Design fpadder, start of the top module:
module fpadder (output logic [31:0] sum, output logic ready,
                input logic [31:0] a, input logic clock, nreset);
Size: roughly 2800 cells after synthesis, ~140 flip-flops, ~67 I/O pins, roughly 0.017 mm² of cells after synthesis.
make LEC_CHECK=0 ABC_AREA=1 CAP_MARGIN=20 CORE_MARGIN=2 CORE_UTILIZATION=52 SLEW_MARGIN=20 finish   # period 20.0 ns
run.sh (not shown) runs the stock make flow with config.mk's settings and CLKGATE_MAP_FILE=.
Change:
--- a/flow/config.mk
+++ b/flow/config.mk
@@ -6,7 +6,6 @@
 export NUM_CORES = 4
 export LEC_CHECK = 0
-export ABC_AREA = 1
 export CAP_MARGIN = 20
 export CORE_MARGIN = 2
-export CORE_UTILIZATION = 52
+export CORE_UTILIZATION = 26
 export SLEW_MARGIN = 20
==> flow/constraint.sdc (replaced) <==
create_clock -name core_clock -period 9.53 [get_ports {clock}]
set_input_delay 1.9060 -clock core_clock [delete_from_list [all_inputs] [get_ports {clock}]]
set_output_delay 1.9060 -clock core_clock [all_outputs]
set_load 0.01 [all_outputs]
Effect:
- The new run passed the timing, design-rule and antenna checks
- power grows by 120%
- routed wire length drops by 10%
- register-to-register slack is worse by 10000 ps
- synthesized area came out higher by 1.9%
- non-clock buffer count increases by 18
- clock-buffer cell count went up by 3
- worst hold slack loses 12 ps
- setup slack is worse by 10000 ps
- sequential share of layout area shrinks by 0.98 points
- cell count is higher by 0.73%
Change:
--- a/flow/config.mk
+++ b/flow/config.mk
@@ -8,4 +8,4 @@
 export CAP_MARGIN = 20
 export CORE_MARGIN = 2
-export CORE_UTILIZATION = 26
+export CORE_UTILIZATION = 40
 export SLEW_MARGIN = 20
==> flow/constraint.sdc (replaced) <==
create_clock -name core_clock -period 20.0 [get_ports {clock}]
set_input_delay 4.0000 -clock core_clock [delete_from_list [all_inputs] [get_ports {clock}]]
set_output_delay 4.0000 -clock core_clock [all_outputs]
set_load 0.01 [all_outputs]
Result: The changed run finished clean. Global-route usage came out higher by 13 points. Wire length climbs by 8.9%. Clock power falls by about 56%. Design area came out lower by 1.7%. Sequential power decreases by about 50%. Clock-buffer cell count shrinks by 3. Synthesized cell count is unchanged. Worst hold slack gets better by 18 ps. Critical path depth grows by 1. First-iteration DRC count went up by about 2.2%.
Change:
--- a/flow/config.mk
+++ b/flow/config.mk
@@ -6,6 +6,12 @@
 export NUM_CORES = 4
 export LEC_CHECK = 0
+export ABC_AREA = 1
 export CAP_MARGIN = 20
-export CORE_MARGIN = 2
+export CORE_MARGIN = 7
 export CORE_UTILIZATION = 40
+export CTS_CLUSTER_DIAMETER = 385
+export CTS_CLUSTER_SIZE = 93
+export PLACE_DENSITY = 0.5
+export SETUP_SLACK_MARGIN = -1.57
 export SLEW_MARGIN = 20
+export TNS_END_PERCENT = 20
Outcome: Flip-flop count stays the same. Final area decreases by a few percent. Clock-buffer cell count climbs by 2. Total power decreases by a few percent.

Starting RTL as in the previous note.
// fpadder
module fpadder (output logic [31:0] sum, output logic ready,
                input logic [31:0] a, input logic clock, nreset);
export LEC_CHECK = 0
export ABC_AREA = 1
export CAP_MARGIN = 20
export CELL_PAD_IN_SITES_GLOBAL_PLACEMENT = 2
export CORE_MARGIN = 2
export CORE_UTILIZATION = 40
export CTS_CLUSTER_DIAMETER = 377
export GPL_ROUTABILITY_DRIVEN = 0
export GPL_TIMING_DRIVEN = 0
export SLEW_MARGIN = 20
export TNS_END_PERCENT = 35
create_clock -name core_clock -period 20.0 [get_ports {clock}]
The starting point finished clean.
Then changed:
ABC_AREA = default   (was 1)
CELL_PAD_IN_SITES_GLOBAL_PLACEMENT = default   (was 2)
CORE_UTILIZATION = 66   (was 40)
CTS_CLUSTER_DIAMETER = default   (was 377)
GPL_ROUTABILITY_DRIVEN = default   (was 0)
GPL_TIMING_DRIVEN = default   (was 0)
SETUP_SLACK_MARGIN = 1.73   (was default)
TNS_END_PERCENT = default   (was 35)
clock period = 6.84 ns   (was 20.0 ns; I/O delays follow)
Result: With this change the flow finished but failed the layout checks on setup timing. Non-clock buffer count rises by 6. Cell area rises by 10%. Total power rises to 3.1 times its value. Clock-buffer cell count falls by 2. Maximum frequency rises by 27%. Sequential share of layout area falls by 1.7 points. Register-to-register slack loses 11 ns. First-iteration DRC count rises by 83%. Hold slack gains 0.0076 ns. Clock skew rises by 0.0046 ns.
Then changed:
CAP_MARGIN = 15   (was 20)
CORE_UTILIZATION = 70   (was 66)
CTS_CLUSTER_SIZE = 36   (was default)
HOLD_SLACK_MARGIN = -0.05   (was default)
SETUP_SLACK_MARGIN = 3.43   (was 1.73)
clock period = 11.8 ns   (was 6.84 ns; I/O delays follow)
=> Now the flow completed without violations. Wire length goes down by 5.2%. Power fell by 44%. Count of clock-buffer cells in the layout grows by 1. Via count falls by 4.5%.
Then changed:
CAP_MARGIN = 20   (was 15)
CORE_UTILIZATION = 64   (was 70)
CTS_CLUSTER_SIZE = default   (was 36)
HOLD_SLACK_MARGIN = default   (was -0.05)
clock period = 13.6 ns   (was 11.8 ns; I/O delays follow)
The new run completed without violations.
Power goes down by 13%.
Global-route usage goes down by 4.3 points.
Final area stays flat.
Setup slack is better by 0.79 ns.
Sequential cell count is unchanged.
Power is estimated from default activity; no workload was simulated.
